Setup of v44:
## cpu18
module cpu18 (
  input  wire        clk,
  input  wire        rst,
  output wire [9:0]  imem_addr,
  input  wire [17:0] imem_rdata,
  output wire [9:0]  dmem_addr,
  output wire [17:0] dmem_wdata,
  output wire        dmem_we,
  input  wire [17:0] dmem_rdata,
  output wire        halt
);
  localparam S_FETCH  = 2'd0;
  localparam S_DECODE = 2'd1;
  localparam S_EXEC   = 2'd2;
  localparam S_HALT   = 2'd3;
  reg  [1:0]  state;
  reg  [17:0] ir;
  reg         zf, cf;
  wire [9:0]  pc;
  wire [3:0] opcode = ir[17:14];
  wire [3:0] f_dst  = ir[13:10];
  wire [3:0] f_src1 = ir[9:6];
  wire [3:0] f_src2 = ir[3:0];
  wire [5:0] f_imm  = ir[5:0];
  wire [9:0] f_addr = ir[9:0];
  wire is_alu = (opcode[3:2] == 2'b00);           
  wire is_imm = (opcode[3:1] == 3'b010);          
  wire is_ld  = (opcode == 4'b0110);
  wire is_st  = (opcode == 4'b0111);
  wire is_cmp = (opcode == 4'b1000);
  wire is_jmp = (opcode >= 4'b1001) && (opcode <= 4'b1110);
  wire is_rst = (opcode == 4'b1111);
  reg taken;
  always @* begin
    case (opcode)
      4'b1001: taken = 1'b1;           
      4'b1010: taken = zf;             
  ...
==> flow/config.mk <==
export PLATFORM = sky130hd
export DESIGN_NAME = cpu18
export DESIGN_NICKNAME = cpu18
export VERILOG_FILES = /design/flow/design.v
export SDC_FILE = /design/flow/constraint.sdc
export NUM_CORES = 4
export LEC_CHECK = 0
export ABC_AREA = 1
export CAP_MARGIN = 20
export CORE_MARGIN = 2
export CORE_UTILIZATION = 72
export CTS_CLUSTER_DIAMETER = 360
export HOLD_SLACK_MARGIN = -0.09
export PLACE_DENSITY = 0.64
export SETUP_SLACK_MARGIN = 0.89
export SLEW_MARGIN = 10
==> flow/constraint.sdc <==
create_clock -name core_clock -period 6.42 [get_ports {clk}]
set_input_delay 1.2840 -clock core_clock [delete_from_list [all_inputs] [get_ports {clk}]]
set_output_delay 1.2840 -clock core_clock [all_outputs]
set_load 0.01 [all_outputs]
run.sh (not shown) runs the stock make flow with config.mk's settings and CLKGATE_MAP_FILE=.
v44 ran in full, but the layout does not pass; the checks complain about negative setup slack.
Edits applied to the flow inputs when going from v44 to v49:
- SLEW_MARGIN now 20, was 10
- HOLD_SLACK_MARGIN no longer set, was -0.09
- PLACE_DENSITY now 0.73, was 0.64
- SETUP_SLACK_MARGIN now 0.85, was 0.89
- CTS_CLUSTER_DIAMETER now 380, was 360
- the clock period (ns, I/O delays scaled along) now 6.08, was 6.42
==> comparison <==
Minimum clock period after layout: higher on v44
Summary of v49 over v44: net count of the finished layout roughly the same; global routing usage on met2 higher.
v49 vs v44: critical path depth down
Sort v49 and v44 by power density over the cells, ascending, and v44 comes first.
[diff] via count, v49 relative to v44: regression
The layout from v49, despite a flow that completed every stage, fails the layout checks, with the failing checks listed as negative setup slack.
The global-route usage of v49 exceeds that of v44 by 0.90 points.
Against v44, via count of the first global-routing pass in v49 rose slightly.
Per the comparison of v49 with v44, final area moved up; routed metal-1 wirelength level.
Relative to v49, the following input files were edited for v19:
- SETUP_SLACK_MARGIN no longer set, was 0.85
- CORE_UTILIZATION now 70, was 72
- PLACE_DENSITY no longer set, was 0.73
- PLACE_DENSITY_LB_ADDON now 0.27, previously not set
- CTS_CLUSTER_DIAMETER now 219, was 380
- the clock period (ns, I/O delays scaled along) now 5.05, was 6.08
[summary]
- v19 finished all stages; however, its layout fails the closing checks, the failures being negative setup slack.
- Compared with v49, v19 shows a die boundary width that is about 1.4% higher.
- Relative to v49, worst reg-to-reg setup slack has decreased by 1.24 ns in v19.
- [compare] base=v49 new=v19: violation tally from detailed-route iteration zero +about 4.3%; wire length on met3 now sits lower.
diff inputs: v19 => v37
- a deleted CTS_CLUSTER_DIAMETER that had been 219
- a deleted ABC_AREA that had been 1
- a change of CORE_UTILIZATION from 70 to 40
- a deleted PLACE_DENSITY_LB_ADDON that had been 0.27
- a change of the clock period (ns, I/O delays scaled along) from 5.05 to 8.75
- Every stage of the flow completed for v37, and the final layout passed the timing, design-rule and antenna checks.
- Of the two candidates, v19 has the worse total power draw and v37 the better one.
- Compared with v19, in v37 area reported by Yosys stat now larger, non-clock buffer instance count of the final layout now sits lower.
Modified inputs, v48 compared to v37
- CORE_UTILIZATION: 40 -> 65
- SETUP_SLACK_MARGIN: unset -> 1.71
- the clock period (ns, I/O delays scaled along): 8.75 -> 6.42
## What came out
v37 and v48: one clean run, v37; the rest did not finish clean.
Summary: with v37 as the reference, TritonCTS buffer count in v48 moved down by a few percent.
The number of iterations in the first detailed-routing pass in v48 sits 3 below the value recorded for v37.
Across both runs, layout overhead on the synthesized area was higher for v48 than for v37.
Compared with v37, the detailed router inserted more vias in v48.
Sequential share of layout area, v37 and v48: higher on v37
Going from v37 to v48, minimum clock period after layout shows a reduction of 0.20 ns; arrival time of the worst setup path shows a reduction of 0.20 ns; cell area shows an increase of 2.7%.
Sort v37 and v48 by final cell count desc -> top: v37
Input-level comparison between v52 and v48:
- SETUP_SLACK_MARGIN: 1.71 -> 2.03
- CORE_UTILIZATION: 65 -> 40
- the clock period (ns, I/O delays scaled along): 6.42 -> 8.75
--- outcome ---
v52 closes out successfully: all stages finished, all timing, DRC and antenna checks passed.
v52 against v48: post-route DRC violation count neither gained nor lost much; number of ordinary and repair buffers in the finished layout lost 16%; global-route track usage on met1 lost 23 points; area of all placed cells without fillers lost 0.92%.

---

## exp/zinc
The RTL this note starts from:
==> flow/design.v <==
module OneBitAdder (
  input A,
  input B,
  input cin,
  output sum,
  output cout
);
  assign sum = (A ^ B) ^ cin;
  assign cout = ((A ^ B) & cin) | (A & B);
endmodule
module Adder_2_bits (
  input [1:0] bit_1, bit_2,
  input c_in,
  output [1:0] s,
  output c_out
);
  wire c0;  
  OneBitAdder birler (.A(bit_1[0]), .B(bit_2[0]), .cin(c_in), .sum(s[0]), .cout(c0));
  OneBitAdder onlar (.A(bit_1[1]), .B(bit_2[1]), .cin(c0), .sum(s[1]), .cout(c_out));
endmodule
module Adder_4_bits (
  input [3:0] bit_1, bit_2,
  input c_in,
  output [3:0] s,
  output c_out
);
  wire  c0;  
  Adder_2_bits a_2_0 (.bit_1(bit_1[1:0]), .bit_2(bit_2[1:0]), .c_in(c_in), .s(s[1:0]), .c_out(c0));
  Adder_2_bits a_2_1 (.bit_1(bit_1[3:2]), .bit_2(bit_2[3:2]), .c_in(c0), .s(s[3:2]), .c_out(c_out));
endmodule
module Adder_8_bits (
  input [7:0] bit_1, bit_2,
  input c_in,
  output [7:0] s,
  output c_out
);
  wire  c0;  
  Adder_4_bits a_4_0 (.bit_1(bit_1[3:0]), .bit_2(bit_2[3:0]), .c_in(c_in), .s(s[3:0]), .c_out(c0));
  Adder_4_bits a_4_1 (.bit_1(bit_1[7:4]), .bit_2(bit_2[7:4]), .c_in(c0), .s(s[7:4]), .c_out(c_out));
endmodule
  module Adder_10_bits(
  input [9:0] bit_1,bit_2, 
  input c_in,
  output [9:0] s,
  output c_out
);
 wire  c0;  
   Adder_8_bits a_8 (.bit_1(bit_1[7:0]), .bit_2(bit_2[7:0]), .c_in(c_in), .s(s[7:0]), .c_out(c0));
   Adder_2_bits a_2 (.bit_1(bit_1[9:8]), .bit_2(bit_2[9:8]), .c_in(c0), .s(s[9:8]), .c_out(c_out));
endmodule
module Adder_16_bits (
  input [15:0] bit_1, bit_2,
  input c_in,
  output [15:0] s,
  output c_out
);
  wire  c0;  
  Adder_8_bits a_8_0 (.bit_1(bit_1[7:0]), .bit_2(bit_2[7:0]), .c_in(c_in), .s(s[7:0]), .c_out(c0));
  Adder_8_bits a_8_1 (.bit_1(bit_1[15:8]), .bit_2(bit_2[15:8]), .c_in(c0), .s(s[15:8]), .c_out(c_out));
endmodule
module Adder_18_bits (
  input [17:0] bit_1, bit_2,
  input c_in,
  output [17:0] s,
  output c_out
);
  wire  c0;  
  Adder_16_bits a_16 (.bit_1(bit_1[15:0]), .bit_2(bit_2[15:0]), .c_in(c_in), .s(s[15:0]), .c_out(c0));
  Adder_2_bits a_2 (.bit_1(bit_1[17:16]), .bit_2(bit_2[17:16]), .c_in(c0), .s(s[17:16]), .c_out(c_out));
endmodule
module ExtendValue (
  input [0:5] inp,
  output reg [0:17] out
);
  always @* begin
    out[12:17] = inp[0:5];
    if (inp[0] == 1'b0)
      out[0:11] = 12'b0;
    else
      out[0:11] = 12'hfff;
  end
endmodule
module Mux_Alu (
  input  [1:0] whichalu,
  input  [17:0] input_0, input_1, input_2, input_3,
  output reg [17:0] out
);
    always @ (input_0 or input_1 or input_2 or input_3 or whichalu)
    begin
	out=input_0;
	if(whichalu== 2'b01)
	   out=input_1;
	if(whichalu== 2'b10)
	   out=input_2;
	if(whichalu== 2'b11)
	   out=input_3;
    end
endmodule
module Mux_18bit (
  input wire select,
  input wire [17:0] input_1,  
  input wire [17:0] input_2,  
  output reg [17:0] out  
);
    always @ (select or input_1 or input_2)
    begin
        if (select == 1'b0)
            out = input_1;
        else
            out = input_2;
    end
endmodule
module aluselect (
    input wire [17:0] R1,
    input wire [17:0] R2,
    input wire [1:0] alu_op_type,
    output wire [17:0] result,
    output wire cout
);
    wire [17:0] add_result, and_result, nand_result, nor_result;
    Adder_18_bits adder (.bit_1(R1), .bit_2(R2), .c_in(1'b0), .s(add_result), .c_out(cout));
    assign and_result = R1 & R2;
    assign nand_result = ~(R1 & R2);
    assign nor_result = ~(R1 | R2);
    Mux_Alu m1 (
        .whichalu(alu_op_type),
        .input_0(add_result),
        .input_1(and_result),
        .input_2(nand_result),
        .input_3(nor_result),
        .out(result)
    );
endmodule
module Regfile (
  input [0:4] select_register, reg_1, reg_2,
  input [0:17] data,
  input clck, reset_enable, write_enable, clear,
  output reg [0:17] read_reg_1_value,
  output reg [0:17] read_reg_2_value
);
  reg [0:17] registers [0:15];  
  integer i;
  always @(posedge clck or posedge reset_enable) begin
    if (reset_enable) begin
      for (i = 0; i < 16; i = i + 1) begin
        registers[i] <= 18'b0;
      end
    end
    else if (clear) begin
      for (i = 0; i < 16; i = i + 1) begin
        registers[i] <= 18'b0;
      end
    end
    else if (write_enable) begin
      registers[select_register[1:4]] <= data;
    end
  end
  always @(posedge clck) begin
    read_reg_1_value <= registers[reg_1[1:4]];
    read_reg_2_value <= registers[reg_2[1:4]];
  end
endmodule
module ProgramCounter (
  input wire clk,
  input wire rst,
  input wire is_jump,
  input wire pc_enable,
  input wire next,
  input wire [9:0] address_input,
  output reg [9:0] current_address
);
  always @(posedge clk or posedge rst) begin
    if (rst) begin
      current_address <= 10'b0;
    end else begin
      if (is_jump) begin
        current_address <= current_address+address_input;
      end else if (pc_enable && next) begin
        current_address <= current_address + 1;
      end
    end
  end
endmodule
module cpu18 (
  input  wire        clk,
  input  wire        rst,
  output wire [9:0]  imem_addr,
  input  wire [17:0] imem_rdata,
  output wire [9:0]  dmem_addr,
  output wire [17:0] dmem_wdata,
  output wire        dmem_we,
  input  wire [17:0] dmem_rdata,
  output wire        halt
);
  localparam S_FETCH  = 2'd0;
  localparam S_DECODE = 2'd1;
  localparam S_EXEC   = 2'd2;
  localparam S_HALT   = 2'd3;
  reg  [1:0]  state;
  reg  [17:0] ir;
  reg         zf, cf;
  wire [9:0]  pc;
  wire [3:0] opcode = ir[17:14];
  wire [3:0] f_dst  = ir[13:10];
  wire [3:0] f_src1 = ir[9:6];
  wire [3:0] f_src2 = ir[3:0];
  wire [5:0] f_imm  = ir[5:0];
  wire [9:0] f_addr = ir[9:0];
  wire is_alu = (opcode[3:2] == 2'b00);           
  wire is_imm = (opcode[3:1] == 3'b010);          
  wire is_ld  = (opcode == 4'b0110);
  wire is_st  = (opcode == 4'b0111);
  wire is_cmp = (opcode == 4'b1000);
  wire is_jmp = (opcode >= 4'b1001) && (opcode <= 4'b1110);
  wire is_rst = (opcode == 4'b1111);
  reg taken;
  always @* begin
    case (opcode)
      4'b1001: taken = 1'b1;           
      4'b1010: taken = zf;             
      4'b1011: taken = ~zf & ~cf;      
      4'b1100: taken = cf;             
      4'b1101: taken = ~cf;            
      4'b1110: taken = cf | zf;        
      default: taken = 1'b0;
    endcase
  end
  wire exec = (state == S_EXEC);
  wire [17:0] rv1, rv2, wb_data;
  wire [3:0]  rsel1 = is_st ? f_dst : f_src1;
  Regfile regs (
    .select_register({1'b0, f_dst}),
    .reg_1({1'b0, rsel1}),
    .reg_2({1'b0, f_src2}),
    .data(wb_data),
    .clck(clk),
    .reset_enable(rst),
    .write_enable(exec & (is_alu | is_imm | is_ld)),
    .clear(exec & is_rst),
    .read_reg_1_value(rv1),
    .read_reg_2_value(rv2)
  );
  wire [17:0] imm_ext, alu_b, alu_y;
  wire        alu_cout;
  ExtendValue ext (.inp(f_imm), .out(imm_ext));
  Mux_18bit   opb (.select(is_imm), .input_1(rv2), .input_2(imm_ext), .out(alu_b));
  aluselect   alu (.R1(rv1), .R2(alu_b), .alu_op_type(opcode[1:0]), .result(alu_y), .cout(alu_cout));
  Mux_18bit   wbm (.select(is_ld), .input_1(alu_y), .input_2(dmem_rdata), .out(wb_data));
  wire do_jump = exec & is_jmp & taken;
  ProgramCounter pcr (
    .clk(clk),
    .rst(rst),
    .is_jump(do_jump),
    .pc_enable(exec),
    .next(1'b1),
    .address_input(f_addr),
    .current_address(pc)
  );
  always @(posedge clk or posedge rst) begin
    if (rst) begin
      state <= S_FETCH;
      ir    <= 18'b0;
      zf    <= 1'b0;
      cf    <= 1'b0;
    end else begin
      case (state)
        S_FETCH: begin
          ir    <= imem_rdata;
          state <= S_DECODE;
        end
        S_DECODE: state <= S_EXEC;
        S_EXEC: begin
          if (is_cmp) begin
            zf <= (rv1 == rv2);
            cf <= (rv1 < rv2);
          end else if (is_rst) begin
            zf <= 1'b0;
            cf <= 1'b0;
          end
          if (do_jump && f_addr == 10'd0)
            state <= S_HALT;
          else
            state <= S_FETCH;
        end
        default: state <= S_HALT;
      endcase
    end
  end
  assign imem_addr  = pc;
  assign dmem_addr  = f_addr;
  assign dmem_wdata = rv1;
  assign dmem_we    = exec & is_st;
  assign halt       = (state == S_HALT);
endmodule
clock: 10.3 ns
lec_check: 0
cap_margin: 20
cell_pad_in_sites_detail_placement: 1
cell_pad_in_sites_global_placement: 1
core_aspect_ratio: 0.54
core_margin: 10
core_utilization: 55
cts_cluster_diameter: 270
gpl_timing_driven: 1
max_routing_layer: met4
place_density: 0.78
setup_slack_margin: 1.21
slew_margin: 20
#### Input delta (exp/ember over exp/zinc)
- a change of CORE_MARGIN from 10 to 2
- a deleted CELL_PAD_IN_SITES_DETAIL_PLACEMENT that had been 1
- a change of PLACE_DENSITY from 0.78 to 0.37
- a deleted MAX_ROUTING_LAYER that had been met4
- a deleted CELL_PAD_IN_SITES_GLOBAL_PLACEMENT that had been 1
- a change of CTS_CLUSTER_DIAMETER from 270 to 77
- an added ABC_AREA of 1
- a deleted CORE_ASPECT_RATIO that had been 0.54
- a change of CORE_UTILIZATION from 55 to 72
- a deleted GPL_TIMING_DRIVEN that had been 1
- a change of SETUP_SLACK_MARGIN from 1.21 to 0.85
- a change of the clock period (ns, I/O delays scaled along) from 10.3 to 6.49
### Flow results
Finished, but not clean: exp/ember, with negative setup slack.
The higher register-to-register slack of exp/zinc and exp/ember is in exp/zinc.
Re switching part of the total: exp/zinc was higher than exp/ember.
Cell area reported after detailed placement: exp/ember lower than exp/zinc
Of exp/zinc and exp/ember, the run reporting the higher setup slack was exp/zinc.
exp/ember: achievable frequency 14% above exp/zinc
Relative to exp/zinc, the final cell area reported for exp/ember is lower.
[compare] base=exp/zinc new=exp/ember: number of non-clock inverters in the layout picked up an extra 148; clock latency of the later-clocked register in the worst-skew pair neither gained nor lost much.
--- input diff exp/ember..exp/xenon ---
- changing SETUP_SLACK_MARGIN from 0.85 to -0.38
- changing PLACE_DENSITY from 0.37 to 0.64
- changing CTS_CLUSTER_DIAMETER from 77 to 360
- changing the clock period (ns, I/O delays scaled along) from 6.49 to 6.42
==> results <==
- To summarise exp/xenon: no stage aborted, but the layout did not pass its checks, failing on negative setup slack.
- Status: utilization parity (exp/ember, exp/xenon)
- Status: total via count after detailed routing parity (exp/ember, exp/xenon)
- In the metrics for exp/xenon and exp/ember, the one carrying the lower global-route usage is exp/ember.
- Diff exp/ember -> exp/xenon: net switching power figure decreased 1.8%; internal power rose 3.2%; post-CTS resize count went down; number of antenna violations at the first check in global routing fell by 3; routed length on met3 rose by 1.2 mm.
- Total core area of exp/xenon is on par with exp/ember.
- Diff exp/ember -> exp/xenon | met1 wire length | decrease of 1.2%
- exp/xenon ends up with higher total power than exp/ember does.
The inputs of exp/lagoon differ from those of exp/xenon as listed below.
- SETUP_SLACK_MARGIN no longer set, was -0.38
- ABC_AREA no longer set, was 1
- CTS_CLUSTER_DIAMETER no longer set, was 360
- CORE_UTILIZATION now 40, was 72
- PLACE_DENSITY no longer set, was 0.64
- the clock period (ns, I/O delays scaled along) now 9.0, was 6.42
==> comparison <==
- exp/lagoon: done, clean on timing, DRC and antenna
- For the number of rows created at floorplan, exp/lagoon came in 23 higher than exp/xenon did.
- From exp/xenon to exp/lagoon the numbers moved as follows: power share of the clock group higher, post-route fraction of the period consumed by the critical path went down, number of buffers inserted to repair setup after CTS shows a reduction of 3.
Setup changes, exp/lagoon to exp/indigo
- PLACE_DENSITY: unset -> 0.72
- SETUP_SLACK_MARGIN: unset -> 1.47
- ABC_AREA: unset -> 1
- CORE_UTILIZATION: 40 -> 72
- the clock period (ns, I/O delays scaled along): 9.0 -> 4.96
==> results <==
Completing all stages was not enough for exp/indigo: its layout failed the final checks because of negative setup slack. exp/lagoon ended up with multiplexers as its dominant non-sequential cell family after synthesis; exp/indigo ended up with simple AND/OR/NAND/NOR gates. exp/indigo against exp/lagoon: combinational share of cell area saw a decrease, worst slew margin relative to its limit went up by 15 points, static leakage went up, portion of total power attributed to combinational logic decreased 0.5 points. exp/indigo: area occupied by multi-input gates about 11% below exp/lagoon. exp/indigo vs. exp/lagoon: number of buffers added for setup after CTS went up by 8. What exp/lagoon reported for critical path depth has to be multiplied by 1.19 to get the figure for exp/indigo. Comparing exp/lagoon and exp/indigo, the lower aggregate global-route resource usage was measured on exp/lagoon. The final reports for exp/indigo and exp/lagoon show overall die height lower in the former.
Power figures rest on the tool's default switching activity, not on a simulated workload.
